## SystolicCore
module SystolicCore(
	input clk,
	input rst,
	input start,
	input mode_conv_mm,
	input isac,
	input isrelu,
	input isbn,
	input [22:0] dfsm_config,
	input all_data_rdy,
	input pe_config_1_1,
	input pe_config_1_2,
	input pe_config_1_3,
	input pe_config_2_1,
	input pe_config_2_2,
	input pe_config_2_3,
	input [7:0] data_horz_1_1,
	input [7:0] data_horz_1_2,
	input [7:0] data_horz_1_3,
	input [7:0] data_horz_2_1,
	input [7:0] data_horz_2_2,
	input [7:0] data_horz_2_3,
	input [7:0] data_obli_1,
	input [7:0] data_obli_2,
	input [7:0] data_obli_3,
	input [7:0] data_obli_4,
	input [7:0] data_obli_5,
	input [7:0] data_obli_6,
	input [15:0] data_bn_1,
	input [15:0] data_bn_2,
	input data_bn_en,
	output data_preread,
	output [7:0] dout_1_1,
	output [7:0] dout_1_2,
	output [7:0] dout_1_3,
	output [7:0] dout_1_4,
	output [7:0] dout_2_1,
	output [7:0] dout_2_2,
	output [7:0] dout_2_3,
	output [7:0] dout_2_4,
	output dout_en_1_1,
	output dout_en_1_2,
	output dout_en_1_3,
	output dout_en_1_4,
	output dout_en_2_1,
	output dout_en_2_2,
	output dout_en_2_3,
	output dout_en_2_4
);
For scale: ~14,000 cells after synthesis, roughly 240 I/O pins.
Settings: LEC_CHECK=0, ABC_AREA=1, CAP_MARGIN=20, CELL_PAD_IN_SITES_GLOBAL_PLACEMENT=0, CORE_MARGIN=2, CORE_UTILIZATION=71, CTS_CLUSTER_DIAMETER=103, CTS_CLUSTER_SIZE=77, GPL_ROUTABILITY_DRIVEN=0, PLACE_DENSITY_LB_ADDON=0.01, SETUP_SLACK_MARGIN=0.07, SLEW_MARGIN=20, TNS_END_PERCENT=85; clock period 2.23 ns.
run.sh (not shown) runs the stock make flow with config.mk's settings and CLKGATE_MAP_FILE=.
The first run did not get past global routing (5_1_grt), error ODB-0269.
Next try:
CELL_PAD_IN_SITES_GLOBAL_PLACEMENT = not set   (was 0)
CORE_UTILIZATION = 72   (was 71)
CTS_CLUSTER_DIAMETER = not set   (was 103)
GPL_ROUTABILITY_DRIVEN = not set   (was 0)
PLACE_DENSITY = 0.64   (was not set)
PLACE_DENSITY_LB_ADDON = not set   (was 0.01)
SETUP_SLACK_MARGIN = not set   (was 0.07)
TNS_END_PERCENT = not set   (was 85)
clock period = 6.66 ns   (was 2.23 ns; I/O delays follow)
Outcome:
- The new run finished but fails on negative setup slack
- die area goes down by 1.4%
- area after synthesis stays the same
- synthesized cell count stays the same
Next try:
ABC_AREA = not set   (was 1)
CORE_UTILIZATION = 45   (was 72)
CTS_CLUSTER_SIZE = not set   (was 77)
PLACE_DENSITY = 0.6   (was 0.64)
clock period = 11.8 ns   (was 6.66 ns; I/O delays follow)
Outcome: This time the run completed without violations. Sequential share of layout area rose by 3.5 points. Synthesized area fell by 7.4%. Routed wire length fell by 22%. Power fell by 44%. Utilization fell by 36 points. Worst hold slack barely changes. Worst setup slack is better by 2.2 ns.
Next try:
ABC_AREA = 1   (was not set)
CORE_UTILIZATION = 64   (was 45)
PLACE_DENSITY = 0.37   (was 0.6)
clock period = 9.48 ns   (was 11.8 ns; I/O delays follow)
Result: Final cell count rose by 24%. Power rose by 22%. Worst setup slack loses 0.16 ns. Critical path depth rose by 9. Utilization rose by 23 points. Sequential power rose by 25%. Via count rose by 26%.
Next try:
ABC_AREA = not set   (was 1)
CORE_UTILIZATION = 70   (was 64)
PLACE_DENSITY = 0.6   (was 0.37)
clock period = 9.83 ns   (was 9.48 ns; I/O delays follow)
Effect: With this change the flow reached the layout checks and failed them: negative setup slack. Core utilization grows by 6.1 points. Worst setup slack got worse by 0.36 ns. Critical path depth shrinks by 8. Synthesized cell count shrinks by 25%. Design area shrinks by 8.4%. Area after synthesis shrinks by 7.4%.


build 24:
Starting RTL as in the previous note.
clock: 15.5 ns
lec_check: 0
abc_area: 0
cap_margin: 10
cell_pad_in_sites_global_placement: 2
core_margin: 2
core_utilization: 17
cts_cluster_size: 24
gpl_timing_driven: 0
place_density_lb_addon: 0.26
slew_margin: 20
tns_end_percent: 35
Changes in build 79 relative to build 24:
- CAP_MARGIN now 20, was 10
- PLACE_DENSITY now 0.78, previously not set
- GPL_TIMING_DRIVEN no longer set, was 0
- CTS_CLUSTER_SIZE no longer set, was 24
- PLACE_DENSITY_LB_ADDON no longer set, was 0.26
- CORE_UTILIZATION now 72, was 17
- ABC_AREA now 1, was 0
- CELL_PAD_IN_SITES_GLOBAL_PLACEMENT no longer set, was 2
- TNS_END_PERCENT no longer set, was 35
- the clock period (ns, I/O delays scaled along) now 6.67, was 15.5
Findings:
- No crash in build 79: every stage finished, but the layout fails its final checks due to negative setup slack.
- Re worst setup slack after layout: build 24 was higher than build 79.
- Per the comparison of build 79 with build 24, die size went down by 74%, logic gate share of total power went up by 0.5 points, final standard cell utilization of the core went up by 66 points.
- Of build 24 and build 79, the lower final cell count belongs to build 79.
Setup changes, build 79 to build 35
- PLACE_DENSITY now 0.6, was 0.78
- ABC_AREA no longer set, was 1
- CORE_UTILIZATION now 45, was 72
- the clock period (ns, I/O delays scaled along) now 12.0, was 6.67
--- outcome ---
Build 35: PASS, flow complete, no timing, DRC or antenna violations. When build 35 is measured against build 79, its standard-cell row count turns out 31 higher. The register share of total power was comparable across build 79 and build 35. Note that the cell count after synthesis recorded for build 79 amounts to 1.3 times the value seen in build 35. Summary — power density relative to cell area, build 35 relative to build 79: lower, by 37%. Synthesized-area fraction occupied by and/or/nand/nor cells across build 79 and build 35: no real change. Compared with build 79, build 35 ends up with a smaller final cell area. [compare] base=build 79 new=build 35: portion of the layout cell area used by non-clock buffers down 3.7 points; logic gate share of total power now smaller; number of endpoints failing setup at the final stage lost 64; global-route total usage across every layer fell by 17 points. When build 35 is set beside build 79, its worst setup slack before clock tree synthesis turns out to be 2.41 ns larger.
Power is estimated from default activity; no workload was simulated.
